== run 1 ==
// datapath
module datapath (clk, writenum, readnum, write, datapath_in, vsel, loada, loadb, loadc, shift, asel, bsel, ALUop, loads, Z_out, datapath_out);
For scale: roughly 970 cells after synthesis, ~180 flip-flops.
make LEC_CHECK=0 ABC_AREA=1 CAP_MARGIN=20 CELL_PAD_IN_SITES_DETAIL_PLACEMENT=1 CELL_PAD_IN_SITES_GLOBAL_PLACEMENT=2 CORE_ASPECT_RATIO=0.66 CORE_MARGIN=2 CORE_UTILIZATION=61 GPL_ROUTABILITY_DRIVEN=0 GPL_TIMING_DRIVEN=0 MAX_ROUTING_LAYER=met4 PLACE_DENSITY_LB_ADDON=0.02 SLEW_MARGIN=20 finish   # period 4.8 ns
run.sh (not shown) runs the stock make flow with config.mk's settings and CLKGATE_MAP_FILE=.
Run 1 never completed, since it errored out during global placement without I/O.
Input-level comparison between run 2 and run 1:
# run 1
export LEC_CHECK = 0
export ABC_AREA = 1
export CAP_MARGIN = 20
export CELL_PAD_IN_SITES_DETAIL_PLACEMENT = 1
export CELL_PAD_IN_SITES_GLOBAL_PLACEMENT = 2
export CORE_ASPECT_RATIO = 0.66
export CORE_MARGIN = 2
export CORE_UTILIZATION = 61
export GPL_ROUTABILITY_DRIVEN = 0
export GPL_TIMING_DRIVEN = 0
export MAX_ROUTING_LAYER = met4
export PLACE_DENSITY_LB_ADDON = 0.02
export SLEW_MARGIN = 20
create_clock -name core_clock -period 4.8 [get_ports {clk}]
# run 2
export LEC_CHECK = 0
export ABC_AREA = 1
export CAP_MARGIN = 20
export CORE_ASPECT_RATIO = 1.84
export CORE_MARGIN = 2
export CORE_UTILIZATION = 40
export GPL_ROUTABILITY_DRIVEN = 0
export MAX_ROUTING_LAYER = met4
export MIN_ROUTING_LAYER = met2
export SLEW_MARGIN = 20
create_clock -name core_clock -period 5.09 [get_ports {clk}]
==> comparison <==
- The flow did not stop early for run 2: all stages ran, and the layout cleared the timing, design-rule and antenna checks.
- Compared with run 1, in run 2 arithmetic-cell share of the synthesized area counting full adders, half adders and majority gates neither gained nor lost much; async set-or-reset flop fraction in the synthesized netlist was more or less identical; number of placement rows went up by about 110%.
- Area after synthesis: run 1 vs run 2 identical
- Compared with run 1, run 2 shows die area higher by 8300 sq um.
The inputs of run 3 differ from those of run 2 as listed below.
# run 2
export LEC_CHECK = 0
export ABC_AREA = 1
export CAP_MARGIN = 20
export CORE_ASPECT_RATIO = 1.84
export CORE_MARGIN = 2
export CORE_UTILIZATION = 40
export GPL_ROUTABILITY_DRIVEN = 0
export MAX_ROUTING_LAYER = met4
export MIN_ROUTING_LAYER = met2
export SLEW_MARGIN = 20
create_clock -name core_clock -period 5.09 [get_ports {clk}]
# run 3
export LEC_CHECK = 0
export CAP_MARGIN = 20
export CORE_MARGIN = 2
export CORE_UTILIZATION = 65
export MAX_ROUTING_LAYER = met4
export SLEW_MARGIN = 20
export TNS_END_PERCENT = 5
create_clock -name core_clock -period 2.97 [get_ports {clk}]
### Flow results
Run 3 had finished all stages when the layout checks came back failing, citing setup timing.
Re non-clock buffer count: run 3 is 149 up on run 2.
Run 3 against run 2: final setup slack of the worst path decreased 2.83 ns; fraction of the yosys area taken by sequential cells increased 1.1 points.
Diff run 2 and run 3: sequential power lower in run 2
Run 3 vs run 2: core outline area down in run 3
Summary: with run 2 as the reference, reported leakage power in run 3 moved up by a little under 10%.
in[1]$_DFFE_PP_ as the source of the critical timing path was reported by run 3, and shift[1] by run 2.
Looking at number of instances resized during post-cts repair across run 2 and run 3, the one that comes out lower is run 2.
Higher number of tap instances was reported by run 2, not run 3.
Relative to run 2, the number of multi-input combinational cells in the layout measured on run 3 has decreased by more than a quarter.
| clock-cell share of area | run 3 vs run 2 | 0.56 points lower |
On depth of the worst hold-timing path, the higher figure sits with run 2, not run 3.
Changes in run 4 relative to run 3:
# run 3
export LEC_CHECK = 0
export CAP_MARGIN = 20
export CORE_MARGIN = 2
export CORE_UTILIZATION = 65
export MAX_ROUTING_LAYER = met4
export SLEW_MARGIN = 20
export TNS_END_PERCENT = 5
create_clock -name core_clock -period 2.97 [get_ports {clk}]
# run 4
export LEC_CHECK = 0
export CAP_MARGIN = 20
export CORE_MARGIN = 2
export CORE_UTILIZATION = 40
export SLEW_MARGIN = 20
create_clock -name core_clock -period 5.29 [get_ports {clk}]
### Flow results
Although it ran to completion, run 3 produced a layout that fails the final checks because of setup timing.
Run 4 reached the final stage; the timing, design-rule and antenna checks on its layout passed.
In the reports for run 3 and run 4, the smaller part of the power in registers belongs to run 3.
Run 3 → run 4: number of buffers and inverters on the critical path moved up, die area +60%, data arrival time of the critical path lower.
Higher proportion of cell area occupied by multi-input gates among run 3 and run 4: run 3
Min number of endpoints failing setup at the final stage across run 3 and run 4: run 4
Run 4 against run 3: worst setup slack increased 2.62 ns, flip-flop and latch share of the layout cell area saw an increase, area of the multi-input gates went down by about 5%, count of TritonRoute iterations in the first routing pass went down 7.


datapath again, from the RTL that the note above started with.
clock: 2.94 ns
lec_check: 0
cap_margin: 20
core_margin: 2
core_utilization: 65
cts_cluster_size: 51
hold_slack_margin: 0.28
setup_slack_margin: 0.86
slew_margin: 25
tns_end_percent: 5
The baseline completed, yet does not pass: negative setup slack.
Edit:
CORE_UTILIZATION = 40   (was 65)
CTS_CLUSTER_SIZE = not set   (was 51)
HOLD_SLACK_MARGIN = not set   (was 0.28)
SETUP_SLACK_MARGIN = not set   (was 0.86)
SLEW_MARGIN = 20   (was 25)
TNS_END_PERCENT = not set   (was 5)
clock period = 5.5 ns   (was 2.94 ns; I/O delays follow)
This time the run passed the timing, design-rule and antenna checks.
Utilization is lower by 36 points.
Clock-buffer cell count is higher by 1.
Worst setup slack gets better by 2400 ps.
Synthesized area does not change.
Via count is lower by a quarter to a third.
Die area is higher by well over a third.
Sequential power is lower by well over a third.
Edit:
ABC_AREA = 1   (was not set)
CORE_ASPECT_RATIO = 1.43   (was not set)
SLEW_MARGIN = 40   (was 20)
Outcome: Worst setup slack gains 830 ps; design area went down by 3.3%; routed wire length went up by 8.6%; power went up by 1.9%.
Edit:
ABC_AREA = not set   (was 1)
CORE_ASPECT_RATIO = not set   (was 1.43)
CORE_UTILIZATION = 57   (was 40)
SLEW_MARGIN = 20   (was 40)
clock period = 5.29 ns   (was 5.5 ns; I/O delays follow)
Via count shrinks by 10%.
Wire length falls by 3.7%.
Final area is higher by 4.3%.
Clock skew went up by 8.0 ps.
Edit:
ABC_AREA = 1   (was not set)
CORE_UTILIZATION = 72   (was 57)
PLACE_DENSITY = 0.4   (was not set)
TNS_END_PERCENT = 5   (was not set)
clock period = 2.93 ns   (was 5.29 ns; I/O delays follow)
Outcome: With this change the flow ended with an error in 5_1_grt; synthesized area increases by 1.9%; die area goes down by 19%; synthesized cell count goes up by 45%.


## v35
Starting RTL as in the previous note.
Settings: LEC_CHECK=0, ABC_AREA=0, CAP_MARGIN=20, CORE_MARGIN=2, CORE_UTILIZATION=72, CTS_CLUSTER_DIAMETER=204, CTS_CLUSTER_SIZE=47, SETUP_SLACK_MARGIN=0.88, SLEW_MARGIN=20, TNS_END_PERCENT=5; clock period 3.05 ns.
v35 never completed; the flow aborted with a tool error in global routing.
What v11 does differently from v35 at the input level:
Settings: clearing ABC_AREA, which used to be 0; swapping 72 for 58 in CORE_UTILIZATION; clearing CTS_CLUSTER_SIZE, which used to be 47; clearing TNS_END_PERCENT, which used to be 5; clearing CTS_CLUSTER_DIAMETER, which used to be 204; clearing SETUP_SLACK_MARGIN, which used to be 0.88; swapping 3.05 for 2.97 in the clock period (ns, I/O delays scaled along).
--- outcome ---
The flow completed for v11, but it is not clean: the layout still shows setup timing. In v11, the sum of net half-perimeters after detailed placement came out about 13% below the value in v35. Compared to v35, v11 has number of instances in the placed design 4.3% higher. Note that the die area recorded for v35 amounts to 0.811 times the value seen in v11. Between v35 and v11, worst-case setup slack after placement is lower for v35, v11 comes in above that. In v11, the weighted congestion reported at the end of routability-driven placement came out about 10% below the value in v35.
> inputs changed (v11 -> v32)
Settings: putting CTS_CLUSTER_DIAMETER at 367 where nothing was set; putting ABC_AREA at 1 where nothing was set; swapping 58 for 68 in CORE_UTILIZATION; swapping 2.97 for 3.56 in the clock period (ns, I/O delays scaled along).
--- outcome ---
- Share of the core filled with cells is lower on v11
- The flow did not stop early for v32: all stages ran, and the layout cleared the timing, design-rule and antenna checks.
- v32 ended with more global-route usage than v11.
- Of v11 and v32, the run reporting the higher portion of the clock cycle consumed by the worst path in the final layout was v11.
- Diff v11 -> v32 | area growth from synthesis to layout | decrease of 12 points
- v32 ended with less final total power than v11.
- Logic depth of the worst path, buffers included (v32 over v11): increase, 4
- Of v11 and v32, v11 shows the lower global-route wire length before repair, with v32 above it.
- v32 -> v11: remaining routing DRC violations delta 0, exact match
Edits applied to the flow inputs when going from v32 to v24:
Settings: CORE_UTILIZATION now 65, was 68; SETUP_SLACK_MARGIN now -0.29, previously not set; ABC_AREA no longer set, was 1; CTS_CLUSTER_DIAMETER no longer set, was 367; the clock period (ns, I/O delays scaled along) now 4.37, was 3.56.
Nothing crashed in v24 and all stages finished; the problem is that the final layout failed, the offending checks being setup timing.
For v32, the dominant kind of combinational cell was simple AND/OR/NAND/NOR gates, unlike v24, where it was multiplexers.
On combinational share of power, the higher figure sits with v24, not v32.
Of v24 and v32, the lower area enclosed by the die boundary belongs to v32.
Against v32, placed wire-length estimate in v24 came out better.
Comparing v24 and v32, number of buffers outside the clock class in the layout is lower on v32.
Buffer and inverter count on the worst path ends up higher on v24.
From v32 to v24 the numbers moved as follows: wire length of the first global-routing pass down 9.4%; synthesized area down about 1.8%.
The inputs of v3 differ from those of v24 as listed below.
Settings: putting CTS_CLUSTER_DIAMETER at 374 where nothing was set; putting CTS_CLUSTER_SIZE at 17 where nothing was set; swapping 4.37 for 2.97 in the clock period (ns, I/O delays scaled along).
Notes after the runs:
From the logs: v3 reached the end of the flow and failed the layout checks with setup timing. Looking at non-clock buffer count across v3 and v24, the one that comes out higher is v3. Launch point of the worst path: shift[1] -> v3, shift[0] -> v24. Between v3 and v24, it is v3 whose sum of buffers and inverters on the critical path is lower, by 3. The hold slack of v3 was inferior to that of v24. Detailed route, v3 vs v24: via total higher for v3. Detailed-routed wire length on met2, v3 and v24: smaller value in v24. As of v3, total design power had risen by more than half compared to v24. Maximum number of pins on one net before global-route repair is higher on v24.
Relative to v3, the following input files were edited for v13:
Settings: TNS_END_PERCENT newly set to 5; CTS_CLUSTER_DIAMETER removed (was 374); CTS_CLUSTER_SIZE changed from 17 to 85; SETUP_SLACK_MARGIN changed from -0.29 to 0.85; ABC_AREA newly set to 1; the clock period (ns, I/O delays scaled along) changed from 2.97 to 2.94.
==> comparison <==
Diff v3 -> v13: total internal power went down 3.6%; portion of total power attributed to the clock network went up 0.5 points. Summary of v13 over v3: wire length of the first global-routing pass climbed about 3.3%; largest fanout of any net on the critical path lower; post-detailed-placement cell area closely matched the old numbers; global-route usage shows no meaningful change. Portion of the layout cell area used by non-clock buffers is higher on v3. Between v13 and v3, worst hold slack after final layout is lower for v13, v3 comes in above that. In v13 the implementation ran to completion but is not tape-out ready, as the final checks report setup timing. v13: wire length higher than v3.


Starting RTL as in the previous note.
==> flow/config.mk <==
export PLATFORM = sky130hd
export DESIGN_NAME = datapath
export DESIGN_NICKNAME = datapath
export VERILOG_FILES = /design/flow/design.v
export SDC_FILE = /design/flow/constraint.sdc
export NUM_CORES = 4
export LEC_CHECK = 0
export ABC_AREA = 1
export CAP_MARGIN = 20
export CORE_MARGIN = 2
export CORE_UTILIZATION = 72
export CTS_CLUSTER_DIAMETER = 367
export CTS_CLUSTER_SIZE = 99
export SLEW_MARGIN = 20
==> flow/constraint.sdc <==
create_clock -name core_clock -period 3.06 [get_ports {clk}]
set_input_delay 0.6120 -clock core_clock [delete_from_list [all_inputs] [get_ports {clk}]]
set_output_delay 0.6120 -clock core_clock [all_outputs]
set_load 0.01 [all_outputs]
The starting point died in 5_1_grt.
Then changed:
- ABC_AREA: 1 -> default
- CTS_CLUSTER_DIAMETER: 367 -> default
- CTS_CLUSTER_SIZE: 99 -> default
- PLACE_DENSITY_LB_ADDON: default -> 0.25
- SETUP_SLACK_MARGIN: default -> 0.58
- clock period: 3.06 -> 5.13 ns (I/O delays scaled with it)
Outcome: The new run aborted during 3_5_place_dp; synthesized cell count shrinks by 31%; area after synthesis went down by 1.8%; die size shrinks by 1.8%.
Then changed:
- ABC_AREA: default -> 0
- CTS_CLUSTER_DIAMETER: default -> 204
- CTS_CLUSTER_SIZE: default -> 47
- PLACE_DENSITY_LB_ADDON: 0.25 -> default
- SETUP_SLACK_MARGIN: 0.58 -> 0.88
- clock period: 5.13 -> 3.05 ns (I/O delays scaled with it)
With this change the flow did not get past 4_1_cts. Synthesized area stays the same. Die size is unchanged. Synthesized cell count stays the same.
Then changed:
- ABC_AREA: 0 -> default
- CORE_UTILIZATION: 72 -> 57
- CTS_CLUSTER_DIAMETER: 204 -> default
- CTS_CLUSTER_SIZE: 47 -> default
- SETUP_SLACK_MARGIN: 0.88 -> default
- clock period: 3.05 -> 3.56 ns (I/O delays scaled with it)
After rerunning: This time the run ran to the end with violations: setup timing; die area goes up by 25%; area after synthesis is unchanged; synthesized cell count is unchanged.


Starting RTL as in the previous note.
export LEC_CHECK = 0
export CAP_MARGIN = 40
export CORE_MARGIN = 2
export CORE_UTILIZATION = 40
export CTS_CLUSTER_DIAMETER = 348
export CTS_CLUSTER_SIZE = 100
export SLEW_MARGIN = 20
export TNS_END_PERCENT = 25
create_clock -name core_clock -period 5.5 [get_ports {clk}]
Next try:
Settings changed: ABC_AREA set to 1, CAP_MARGIN 40 to 20, CELL_PAD_IN_SITES_GLOBAL_PLACEMENT set to 2, CORE_ASPECT_RATIO set to 0.5, CORE_MARGIN 2 to 10, CORE_UTILIZATION 40 to 47, CTS_CLUSTER_DIAMETER 348 to 356, CTS_CLUSTER_SIZE 100 to 98, PLACE_DENSITY set to 0.38, SETUP_SLACK_MARGIN set to -0.54, TNS_END_PERCENT 25 to 5.
Outcome:
- wire length climbs by 16%
- setup slack improves by 0.90 ns
- via count climbs by 17%
- final area drops by 4.6%
- utilization climbs by 5.2 points
- sequential share of layout area climbs by 2.3 points
- fmax climbs by 20%
- power drops by 2.1%
- synthesized area climbs by 1.9%
- global-route usage climbs by 1.2 points


== job 101 ==
datapath again, from the RTL that the note above started with.
Settings: LEC_CHECK=0, ABC_AREA=0, CAP_MARGIN=20, CELL_PAD_IN_SITES_GLOBAL_PLACEMENT=1, CORE_ASPECT_RATIO=0.5, CORE_MARGIN=2, CORE_UTILIZATION=40, CTS_CLUSTER_SIZE=16, GPL_ROUTABILITY_DRIVEN=0, MAX_ROUTING_LAYER=met4, MIN_ROUTING_LAYER=met1, SLEW_MARGIN=20; clock period 5.09 ns.
Looking at the reports, job 101 completed the entire flow and the layout it produced met the timing, design-rule and antenna checks.
What job 102 does differently from job 101 at the input level:
- removing ABC_AREA (formerly 0)
- removing MAX_ROUTING_LAYER (formerly met4)
- setting SETUP_SLACK_MARGIN to 0.89 for the first time
- removing CTS_CLUSTER_SIZE (formerly 16)
- removing MIN_ROUTING_LAYER (formerly met1)
- removing CELL_PAD_IN_SITES_GLOBAL_PLACEMENT (formerly 1)
- changing CORE_UTILIZATION from 40 to 64
- removing GPL_ROUTABILITY_DRIVEN (formerly 0)
- removing CORE_ASPECT_RATIO (formerly 0.5)
- changing the clock period (ns, I/O delays scaled along) from 5.09 to 3.05
--- outcome ---
- Job 101 was carried through to the last stage, and its layout satisfied the timing, design-rule and antenna checks.
- Finished, but not clean: job 102, with setup timing.
- In job 102 the vertical extent of the die turned out about 11% higher than in job 101.
- Compared with job 101, job 102 shows global routing met1 resource utilization higher by 23 points.
- Job 101 has a lower overall fraction of global-route tracks in use than job 102.
- Combinational power: job 102 and job 101 compared, lower one is job 101
- Job 101 vs job 102, topmost layer with routed signal wires: met4 vs met5
- In the tables for job 102 and job 101, area overhead of the layout relative to synthesis reads lower with job 101.
- Job 102 against job 101; post-layout net count is up by a little under 10%.
- Cmp job 102 vs job 101: critical path depth in cells lower in job 102
The following lists how job 103 was set up differently from job 102:
- changing CORE_UTILIZATION from 64 to 68
- changing SETUP_SLACK_MARGIN from 0.89 to -0.29
- changing the clock period (ns, I/O delays scaled along) from 3.05 to 4.37
Results
- Of job 102 and job 103, only job 103 never reached the final stage.
- To summarise job 102: no stage aborted, but the layout did not pass its checks, failing on setup timing.
- The die of job 103 is smaller than the one used in job 102.
- Cell area reported after detailed placement in job 103 vs job 102: down about 3.4%
- Compared with job 102, job 103 shows a lower instance count after placement with tap cells included.
- Job 102 → job 103: fraction of synthesized cell area in xor and xnor cells comparable, net count after synthesis now sits at about the same level.
Setup changes, job 103 to job 104
- SETUP_SLACK_MARGIN now 0.85, was -0.29
- CORE_UTILIZATION now 64, was 68
- CTS_CLUSTER_SIZE now 100, previously not set
- the clock period (ns, I/O delays scaled along) now 2.94, was 4.37
clock tree synthesis (4_1_cts): job 104 exited with error. Looking at total die size across job 104 and job 103, the one that comes out lower is job 103. Summary — cell area reported after detailed placement, job 104 relative to job 103: higher, by 3.1%. Job 104 against job 103: weighted congestion at the end of routability-driven global placement now smaller, placed wire-length estimate after detailed placement now smaller, synthesized area comparable. Pre-placement core utilization ends up lower on job 104. Comparing job 103 against job 104, there is no change at all in synthesized netlist cell count. Die span in y: job 104 > job 103. Sort job 104 and job 103 by total instance count after detailed placement asc -> top: job 103.
The inputs of job 105 differ from those of job 104 as listed below.
- putting ABC_AREA at 1 where nothing was set
- swapping 64 for 65 in CORE_UTILIZATION
- swapping 0.85 for -0.09 in SETUP_SLACK_MARGIN
- swapping 100 for 85 in CTS_CLUSTER_SIZE
Results
Although job 105 finished all stages, its layout failed final checks on setup timing. Job 104 → job 105: total half-perimeter wirelength after legalization and detailed placement saw an increase; chip width comparable; placed instance area fell about 0.5%; xor/xnor share of the synthesized area fell by 0.48 points; flip-flop and latch count after synthesis barely changed. NOTE: post-synth area from yosys stat in job 105 exceeds that of job 104. The higher cell count listed in synth_stat.txt of job 104 and job 105 is in job 105. Compared job 105 vs job 104, and complex-gate fraction of the synthesized area is up in job 105. Area of the core came out higher on job 105 than on job 104. Job 105: part of the Yosys area used for sequential elements 1.1 points below job 104.
Power and IR drop assume default switching activity.
